== v25 ==
// mm_gcd
module mm_gcd (
    clock,
    reset,
    a,
    b,
    c,
    start,
    finished
);
clock: 2.68 ns
lec_check: 0
cap_margin: 20
core_margin: 2
core_utilization: 66
cts_cluster_diameter: 59
setup_slack_margin: -0.2
slew_margin: 20
run.sh (not shown) runs the stock make flow with config.mk's settings and CLKGATE_MAP_FILE=.
v25: flow complete, layout not clean; failing: setup timing
Inputs modified between v25 and v3:
- SETUP_SLACK_MARGIN: -0.2 -> unset
- CORE_UTILIZATION: 66 -> 40
- CTS_CLUSTER_DIAMETER: 59 -> unset
- GPL_ROUTABILITY_DRIVEN: unset -> 0
- the clock period (ns, I/O delays scaled along): 2.68 -> 6.59
--- outcome ---
v3: PASS, flow complete, no timing, DRC or antenna violations
NOTE: minimum clock period after layout in v3 exceeds that of v25
Of v25 and v3, the run reporting the higher worst slack at placement was v3.
Summary of v3 over v25: yosys stat chip area comparable, wire length shrank by about 30%.
Run comparison: v25 critical path endpoint x[30]; v3 critical path endpoint y[29]
The inputs of v17 differ from those of v3 as listed below.
- GPL_ROUTABILITY_DRIVEN removed (was 0)
- CORE_UTILIZATION changed from 40 to 58
- SETUP_SLACK_MARGIN newly set to 1.03
- the clock period (ns, I/O delays scaled along) changed from 6.59 to 3.6
--- outcome ---
Clock tree buffer count of the final layout on v17 is up relative to v3. v17 — total global routing track utilization 19 points higher, v3 as reference. Relative to v3, utilization of the core after routing has increased by 42 points in v17. v17 ends up with a logic share of the area that is 1.3 points lower than in v3. Comparing v17 and v3, the higher die size is on v3. Summary of the comparison: final period utilization is higher in v17, relative to v3. v17 vs. v3: wire length grew by about 50%, routed length on met1 grew by about 12%.
## Diff of input files: v55 against v17
- SETUP_SLACK_MARGIN removed (was 1.03)
- CORE_UTILIZATION changed from 58 to 40
- the clock period (ns, I/O delays scaled along) changed from 3.6 to 5.0
Notes after the runs:
v55 ends up with a smallest hold slack that is 0.0033 ns lower than in v17.
What v17 reported for die boundary height has to be multiplied by 1.20 to get the figure for v55.
Of v17 and v55, v55 shows the lower global-route usage, with v17 above it.
v55 vs. v17: minimum clock period went up by 0.40 ns.
The number of gates resized after cts in v55 sits 190 below the value recorded for v17.
Summary — total via count in the routed design, v55 relative to v17: lower, by 2226.
| sequential share of cell area | higher: v55 |
Side by side, area growth from synthesis to final layout turned out lower in v55 than in v17.
On v55: met2 wire length is 23% lower than what v17 gave.

---

The RTL this note starts from:
==> flow/design.v <==
`timescale 1ns/10ps
module mm_gcd (
    clock,
    reset,
    a,
    b,
    c,
    start,
    finished
);
input clock;
input reset;
input [31:0] a;
input [31:0] b;
output [31:0] c;
reg [31:0] c;
input start;
output finished;
reg finished;
reg [31:0] y;
reg [31:0] x;
always @(posedge clock) begin: MM_GCD_RTL
    if (reset == 0) begin
        y <= 0;
        x <= 0;
        finished <= 1;
        c <= 0;
    end
    else begin
        if (start) begin
            finished <= 1'b0;
            x <= a;
            y <= b;
        end
        else begin
            if ((y == 0)) begin
                finished <= 1'b1;
                c <= x;
            end
            else if ((x > y)) begin
                x <= (x - y);
            end
            else begin
                y <= (y - x);
            end
        end
    end
end
endmodule
clock: 2.41 ns
lec_check: 0
abc_area: 1
cap_margin: 0
core_aspect_ratio: 0.94
core_margin: 2
core_utilization: 69
cts_cluster_diameter: 169
cts_cluster_size: 79
gpl_timing_driven: 1
max_routing_layer: met4
min_routing_layer: met1
place_density: 0.61
slew_margin: 20
tns_end_percent: 40
The starting point finished but fails on negative setup slack.
Edit:
CORE_UTILIZATION = 72   (was 69)
SETUP_SLACK_MARGIN = 0.7   (was default)
Outcome: The new run ended with an error in 4_1_cts; die area went down by a few percent; synthesized cell count is unchanged; synthesized area is unchanged.

---

// mm_gcd: RTL as listed in full above, without the edits since
export LEC_CHECK = 0
export ABC_AREA = 1
export CAP_MARGIN = 20
export CORE_ASPECT_RATIO = 0.79
export CORE_MARGIN = 3
export CORE_UTILIZATION = 45
export CTS_CLUSTER_SIZE = 30
export GPL_TIMING_DRIVEN = 0
export MAX_ROUTING_LAYER = met4
export MIN_ROUTING_LAYER = met2
export PLACE_DENSITY = 0.61
export SLEW_MARGIN = 15
create_clock -name core_clock -period 2.35 [get_ports {clock}]
The starting point aborted during global routing (5_1_grt) on GRT-0116.
Then changed:
==> flow/config.mk (replaced) <==
export PLATFORM = sky130hd
export DESIGN_NAME = mm_gcd
export DESIGN_NICKNAME = mm_gcd
export VERILOG_FILES = /design/flow/design.v
export SDC_FILE = /design/flow/constraint.sdc
export NUM_CORES = 4
export LEC_CHECK = 0
export CAP_MARGIN = 20
export CORE_MARGIN = 2
export CORE_UTILIZATION = 40
export SLEW_MARGIN = 20
==> flow/constraint.sdc (replaced) <==
create_clock -name core_clock -period 3.8 [get_ports {clock}]
set_input_delay 0.7600 -clock core_clock [delete_from_list [all_inputs] [get_ports {clock}]]
set_output_delay 0.7600 -clock core_clock [all_outputs]
set_load 0.01 [all_outputs]
Result: Now the flow ran to the end with no violations; synthesized area shrinks by about 12%; synthesized cell count came out lower by 34%; die area decreases by about 3.4%.
Then changed:
--- a/flow/config.mk
+++ b/flow/config.mk
@@ -10,2 +10,5 @@
 export CORE_UTILIZATION = 40
+export CTS_CLUSTER_DIAMETER = 81
+export CTS_CLUSTER_SIZE = 10
+export PLACE_DENSITY = 0.41
 export SLEW_MARGIN = 20
==> flow/constraint.sdc (replaced) <==
create_clock -name core_clock -period 5.0 [get_ports {clock}]
set_input_delay 1.0000 -clock core_clock [delete_from_list [all_inputs] [get_ports {clock}]]
set_output_delay 1.0000 -clock core_clock [all_outputs]
set_load 0.01 [all_outputs]
Result:
- synthesized cell count is unchanged
- global-route usage rises by 0.64 points
- sequential cell count does not change
- count of clock-buffer cells in the layout came out higher by 1
- worst hold slack stays flat
- routed wire length goes up by 2.6%
Then changed:
--- a/flow/config.mk
+++ b/flow/config.mk
@@ -9,6 +9,5 @@
 export CORE_MARGIN = 2
-export CORE_UTILIZATION = 40
-export CTS_CLUSTER_DIAMETER = 81
-export CTS_CLUSTER_SIZE = 10
-export PLACE_DENSITY = 0.41
+export CORE_UTILIZATION = 69
+export CTS_CLUSTER_DIAMETER = 195
+export CTS_CLUSTER_SIZE = 100
 export SLEW_MARGIN = 20
The new run finished clean.
Synthesized cell count does not change.
Final cell count shrinks by 7.3%.
Non-clock buffer count shrinks by 1.
Final area shrinks by 2.2%.
Global-route usage grows by 14 points.
Routed wire length shrinks by 10%.
Worst hold slack improves by 3.9 ps.
Then changed:
==> flow/config.mk (replaced) <==
export PLATFORM = sky130hd
export DESIGN_NAME = mm_gcd
export DESIGN_NICKNAME = mm_gcd
export VERILOG_FILES = /design/flow/design.v
export SDC_FILE = /design/flow/constraint.sdc
export NUM_CORES = 4
export LEC_CHECK = 0
export CAP_MARGIN = 35
export CORE_MARGIN = 8
export CORE_UTILIZATION = 68
export CTS_CLUSTER_DIAMETER = 296
export CTS_CLUSTER_SIZE = 98
export HOLD_SLACK_MARGIN = -0.09
export MAX_ROUTING_LAYER = met4
export PLACE_DENSITY = 0.36
export SLEW_MARGIN = 20
export TNS_END_PERCENT = 15
What happened:
- setup slack is worse by 23 ps
- area after synthesis is unchanged
- core utilization fell by 0.78 points
- cell count hardly moves
